==> flow/design.v <==
module ieee754multiplier (
    input logic clk, rst_n,
    input logic [31:0] a_i,
    input logic [31:0] b_i,
    input logic start_i,
    output logic done_o,
    output logic nan_o,
    output logic inifinit_o,
    output logic overflow_o,
    output logic underflow_o,
    output logic [31:0] product_o
);
typedef enum logic[1:0] {
    INITIAL_STATE = 2'b00,
    MULTIPLY_STEP = 2'b01,
    RESULT_VERIFICATION_STEP = 2'b10,
    DONE = 2'b11
} MULTIPLIER_FSM_STATE;
MULTIPLIER_FSM_STATE current_state;
logic [31:0] a_r, b_r;  
logic signal_a, signal_b;
logic [7:0] exponent_a, exponent_b;
logic [23:0] mantissa_a, mantissa_b;  
logic [47:0] mantissa_temp;
logic [9:0] exponent_temp;
logic [31:0] product_r;      
logic [1:0]  exponent_hi_r;  
always_comb begin : MULTIPLIER_COMB_BLOCK
    signal_a = a_r[31];  
    signal_b = b_r[31];  
    exponent_a = a_r[30:23];  
    exponent_b = b_r[30:23];  
    mantissa_a[23] = 1;
    mantissa_a[22:0] = a_r[22:0];   
    mantissa_b[23] = 1;
    mantissa_b[22:0] = b_r[22:0];   
    if (mantissa_a[22-:23] == 0 || mantissa_b[22-:23] == 0) begin  
        mantissa_temp = 0;  
        exponent_temp = 0;  
    end else begin
        mantissa_temp = mantissa_a * mantissa_b;  
        exponent_temp = exponent_a + exponent_b - 127;  
        if (mantissa_temp[47] == 1) begin  
            mantissa_temp = mantissa_temp >> 1;  
            exponent_temp = exponent_temp + 1;  
        end
    end
end
always_ff @(posedge clk, negedge rst_n) begin : MULTIPLIER_FF_BLOCK
    if(!rst_n) begin
        current_state <= INITIAL_STATE;
        a_r <= 32'b0;
        b_r <= 32'b0;
        product_r <= 32'b0;
        exponent_hi_r <= 2'b0;
        done_o <= 1'b0;
        nan_o <= 1'b0;
        inifinit_o <= 1'b0;
        overflow_o <= 1'b0;
        underflow_o <= 1'b0;
        product_o <= 32'b0;
    end else begin
        case (current_state)
            INITIAL_STATE, DONE: begin
                done_o <= 1'b0;
                if (start_i) begin
                    a_r <= a_i;
                    b_r <= b_i;
                    current_state <= MULTIPLY_STEP;
                end else begin
                    current_state <= INITIAL_STATE;
                end
            end
            MULTIPLY_STEP: begin
                product_r[31] <= signal_a ^ signal_b;  
                product_r[30:23] <= exponent_temp[7:0];  
                product_r[22:0] <= mantissa_temp[45:23];  
                exponent_hi_r <= exponent_temp[9:8];
                current_state <= RESULT_VERIFICATION_STEP;
            end
            RESULT_VERIFICATION_STEP: begin
                nan_o <= 1'b0;
                inifinit_o <= 1'b0;
                overflow_o <= 1'b0;
                underflow_o <= 1'b0;
                product_o <= product_r;
                if (product_r[30:23] == 8'hFF && product_r[22:0] != 23'b00) begin
                    nan_o <= 1'b1;
                    product_o <= 32'b00;
                end else if (product_r[30:23] == 8'b11111111 && product_r[22:0] == 23'b0) begin
                    inifinit_o <= 1'b1;
                end else if (exponent_hi_r[0] == 1'b1 || exponent_hi_r[1] == 1'b1) begin
                    overflow_o <= 1'b1;
                    product_o <= 32'h7FFFFFFF;
                end else if (product_r[30:23] == 8'b00000000) begin
                    underflow_o <= 1'b1;
                    product_o <= 32'b00;
                end
                done_o <= 1'b1;
                current_state <= DONE;
            end
        endcase
    end
end
endmodule
Settings: LEC_CHECK=0, ABC_AREA=1, CAP_MARGIN=40, CELL_PAD_IN_SITES_DETAIL_PLACEMENT=2, CELL_PAD_IN_SITES_GLOBAL_PLACEMENT=2, CORE_ASPECT_RATIO=0.93, CORE_MARGIN=2, CORE_UTILIZATION=32, CTS_CLUSTER_DIAMETER=88, CTS_CLUSTER_SIZE=69, GPL_ROUTABILITY_DRIVEN=0, GPL_TIMING_DRIVEN=1, MAX_ROUTING_LAYER=met4, PLACE_DENSITY=0.48, SETUP_SLACK_MARGIN=1.16, SLEW_MARGIN=10, TNS_END_PERCENT=55; clock period 8.62 ns.
run.sh (not shown) runs the stock make flow with config.mk's settings and CLKGATE_MAP_FILE=.
Edit:
==> flow/config.mk (replaced) <==
export PLATFORM = sky130hd
export DESIGN_NAME = ieee754multiplier
export DESIGN_NICKNAME = ieee754multiplier
export VERILOG_FILES = /design/flow/design.v
export SDC_FILE = /design/flow/constraint.sdc
export NUM_CORES = 4
export LEC_CHECK = 0
export CAP_MARGIN = 20
export CORE_MARGIN = 2
export CORE_UTILIZATION = 50
export SLEW_MARGIN = 20
==> flow/constraint.sdc (replaced) <==
create_clock -name core_clock -period 9.0 [get_ports {clk}]
set_input_delay 1.8000 -clock core_clock [delete_from_list [all_inputs] [get_ports {clk}]]
set_output_delay 1.8000 -clock core_clock [all_outputs]
set_load 0.01 [all_outputs]
=>
- utilization goes up by 19 points
- setup slack loses 720 ps
- final area went down by a little under a tenth
Edit:
--- a/flow/config.mk
+++ b/flow/config.mk
@@ -7,0 +8 @@
+export ABC_AREA = 1
@@ -10 +11,4 @@
-export CORE_UTILIZATION = 50
+export CORE_UTILIZATION = 40
+export GPL_ROUTABILITY_DRIVEN = 0
+export GPL_TIMING_DRIVEN = 0
+export SETUP_SLACK_MARGIN = -0.9
@@ -11,0 +16 @@
+export TNS_END_PERCENT = 35
Effect:
- The new run completed without violations
- first-iteration DRC count grows by 70%
- non-clock buffer count came out higher by 96
- worst setup slack gains 370 ps
- global-route usage fell by 2.9 points
- clock-buffer cell count stays the same
- wire length increases by 22%
- final cell count climbs by 33%
- core utilization is lower by 11 points
- cell area rises by 7.9%
Edit:
--- a/flow/config.mk
+++ b/flow/config.mk
@@ -11 +11 @@
-export CORE_UTILIZATION = 40
+export CORE_UTILIZATION = 25
@@ -13 +13 @@
-export GPL_TIMING_DRIVEN = 0
+export GPL_TIMING_DRIVEN = 1
After rerunning: Non-clock buffer count decreases by 123. Setup slack gets better by 510 ps. Final cell count increases by 8.9%. Fmax increases by 7.0%.
